Design emaxi, start of the top module:
module emaxi( 
   wr_wait, rd_wait, rr_access, rr_packet, m_axi_awid, m_axi_awaddr,
   m_axi_awlen, m_axi_awsize, m_axi_awburst, m_axi_awlock,
   m_axi_awcache, m_axi_awprot, m_axi_awqos, m_axi_awvalid, m_axi_wid,
   m_axi_wdata, m_axi_wstrb, m_axi_wlast, m_axi_wvalid, m_axi_bready,
   m_axi_arid, m_axi_araddr, m_axi_arlen, m_axi_arsize, m_axi_arburst,
   m_axi_arlock, m_axi_arcache, m_axi_arprot, m_axi_arqos,
   m_axi_arvalid, m_axi_rready,
   wr_access, wr_packet, rd_access, rd_packet, rr_wait, m_axi_aclk,
   m_axi_aresetn, m_axi_awready, m_axi_wready, m_axi_bid, m_axi_bresp,
   m_axi_bvalid, m_axi_arready, m_axi_rid, m_axi_rdata, m_axi_rresp,
   m_axi_rlast, m_axi_rvalid
   );
For scale: about 1800 flip-flops, roughly 650 I/O pins, about 0.067 mm^2 of cells after synthesis.
make LEC_CHECK=0 CAP_MARGIN=20 CORE_MARGIN=2 CORE_UTILIZATION=70 CTS_CLUSTER_SIZE=42 SETUP_SLACK_MARGIN=0.54 SLEW_MARGIN=20 finish   # period 2.07 ns
run.sh (not shown) runs the stock make flow with config.mk's settings and CLKGATE_MAP_FILE=.
The first run aborted during global routing with DPL-0033.
Change:
- CORE_UTILIZATION: 70 -> 40
- CTS_CLUSTER_SIZE: 42 -> not set
- SETUP_SLACK_MARGIN: 0.54 -> not set
- clock period: 2.07 -> 3.6 ns (I/O delays scaled with it)
Result: With this change the flow produced a clean layout. Area after synthesis does not change. Die area came out higher by 74%. Synthesized cell count does not change.

========
Setup of run C:
Starting RTL as in the previous note.
clock: 2.02 ns
lec_check: 0
cap_margin: 20
core_margin: 2
core_utilization: 72
cts_cluster_size: 14
place_density_lb_addon: 0.25
setup_slack_margin: -0.15
slew_margin: 20
[flow] run C | stages: complete | final checks: fail | reason: setup timing
What run B does differently from run C at the input level:
-- flow/config.mk --
<<< run C, line 8
export CAP_MARGIN = 20
export CORE_MARGIN = 2
export CORE_UTILIZATION = 72
export CTS_CLUSTER_SIZE = 14
export PLACE_DENSITY_LB_ADDON = 0.25
export SETUP_SLACK_MARGIN = -0.15
export SLEW_MARGIN = 20
>>> run B, line 8
export CAP_MARGIN = 20
export CORE_MARGIN = 2
export CORE_UTILIZATION = 56
export SLEW_MARGIN = 20
==> flow/constraint.sdc <==
create_clock -name core_clock -period 3.6 [get_ports {m_axi_aclk}]
set_input_delay 0.7200 -clock core_clock [delete_from_list [all_inputs] [get_ports {m_axi_aclk}]]
set_output_delay 0.7200 -clock core_clock [all_outputs]
set_load 0.01 [all_outputs]
--- outcome ---
- Looking at the reports, run B completed the entire flow and the layout it produced met the timing, design-rule and antenna checks.
- Compared run B vs run C, and worst setup slack is up in run B.
- Higher sequential share of power was reported by run B, not run C.
- Going from run C to run B, combinational fraction of design power now sits lower; global-route usage shrank by 20 points; number of max-cap violations has remained practically unchanged.

========
ember:
Starting RTL as in the previous note.
Settings: LEC_CHECK=0, CAP_MARGIN=20, CELL_PAD_IN_SITES_DETAIL_PLACEMENT=2, CELL_PAD_IN_SITES_GLOBAL_PLACEMENT=0, CORE_MARGIN=2, CORE_UTILIZATION=43, GPL_ROUTABILITY_DRIVEN=1, HOLD_SLACK_MARGIN=0.25, PLACE_DENSITY_LB_ADDON=0.06, SLEW_MARGIN=20; clock period 4.68 ns.
ember ran to completion and came out clean on the timing, design-rule and antenna checks.
Input changes introduced in tundra (baseline for comparison: ember):
Settings: PLACE_DENSITY_LB_ADDON removed (was 0.06); CELL_PAD_IN_SITES_DETAIL_PLACEMENT removed (was 2); HOLD_SLACK_MARGIN removed (was 0.25); CELL_PAD_IN_SITES_GLOBAL_PLACEMENT removed (was 0); CORE_UTILIZATION changed from 43 to 66; GPL_ROUTABILITY_DRIVEN removed (was 1); the clock period (ns, I/O delays scaled along) changed from 4.68 to 2.6.
Results
- Fraction of standard cell area that is sequential in tundra is 0.46 points lower than in ember
- In the reports for tundra and ember, the larger post-route fraction of the period consumed by the critical path belongs to tundra.
- Share of total power in combinational logic: tundra and ember compared, lower one is ember
- On tundra: sum of met2 wire segment lengths after detailed routing is 30000 um lower than what ember gave.
- [compare] base=ember new=tundra: full die area has decreased, area used by multi-input combinational logic shows no meaningful change, worst hold slack across all endpoints lost 0.14 ns.
- Comparing tundra and ember, the lower clock buffer count in the final layout is on tundra.
- Going from ember to tundra, post-placement cell count dropped about 8%; final wirelength -46000 um.
- tundra: full flow OK, the timing, design-rule and antenna checks passed
- Of the two values seen for class of the most critical setup path, flip-flop to output pin was produced by tundra and input pin to output pin by ember.
### tundra -> yarrow
Settings: SETUP_SLACK_MARGIN now 0.5, previously not set; CORE_UTILIZATION now 70, was 66; the clock period (ns, I/O delays scaled along) now 2.06, was 2.6.
[summary]
yarrow: flow complete, layout not clean; failing: negative setup slack. Between tundra and yarrow, combinational share of power increased. tundra -> yarrow: design area increased by a few percent. Compared with tundra, yarrow shows a number of inserted diodes that is 3 higher. yarrow against tundra: first-pass GRT wire length now larger; signal arrival time at the worst endpoint picked up an extra 0.99 ns. Against tundra, yarrow comes in 266 higher on non-clock buffer count. Compared to tundra, yarrow has tap cell instance count 7.5% lower. Fraction of power consumed by the clock network: yarrow vs tundra down 1.0 points. Compared with tundra, yarrow is hungrier on power. Taking tundra as the reference, in yarrow final critical-path share of the clock period higher, sequential share of layout area has decreased.
diff inputs: yarrow => zinc
Settings: swapping 0.5 for 0.94 in SETUP_SLACK_MARGIN; putting CTS_CLUSTER_SIZE at 75 where nothing was set; putting ABC_AREA at 1 where nothing was set; swapping 2.06 for 5.68 in the clock period (ns, I/O delays scaled along).
--- outcome ---
zinc: number of antenna cells inserted is 2 higher than what yarrow reported. Compared with yarrow, in zinc global-route usage shows a reduction of 2.4 points, leakage power summed over all cells -0.47%. multiplexers as the top logic cell family in the synthesized netlist was reported by yarrow, and simple AND/OR/NAND/NOR gates by zinc. When the final numbers for yarrow and zinc were put side by side, the post-route cell area turned out to be greater in yarrow. Summary — maximum ir drop on the vdd rail, zinc relative to yarrow: lower, by about 50%. Of the two values seen for critical-path cell with the highest stage delay, sky130_fd_sc_hd__dfrtp_4 was produced by yarrow and sky130_fd_sc_hd__clkdlybuf4s50_1 by zinc. Comparing yarrow and zinc, the higher sequential fraction of total cell area was measured on zinc. Higher transition time at the pin with the least slew margin among yarrow and zinc: zinc. Diff yarrow -> zinc: logic gate share of total power went down by 3.8 points, core utilization fell by 8.5 points, chip area +about 3.4%. zinc vs. yarrow: final wirelength went down by 16%. zinc: all stages complete, timing, DRC and antenna checks passed.
Power and IR drop assume default switching activity.
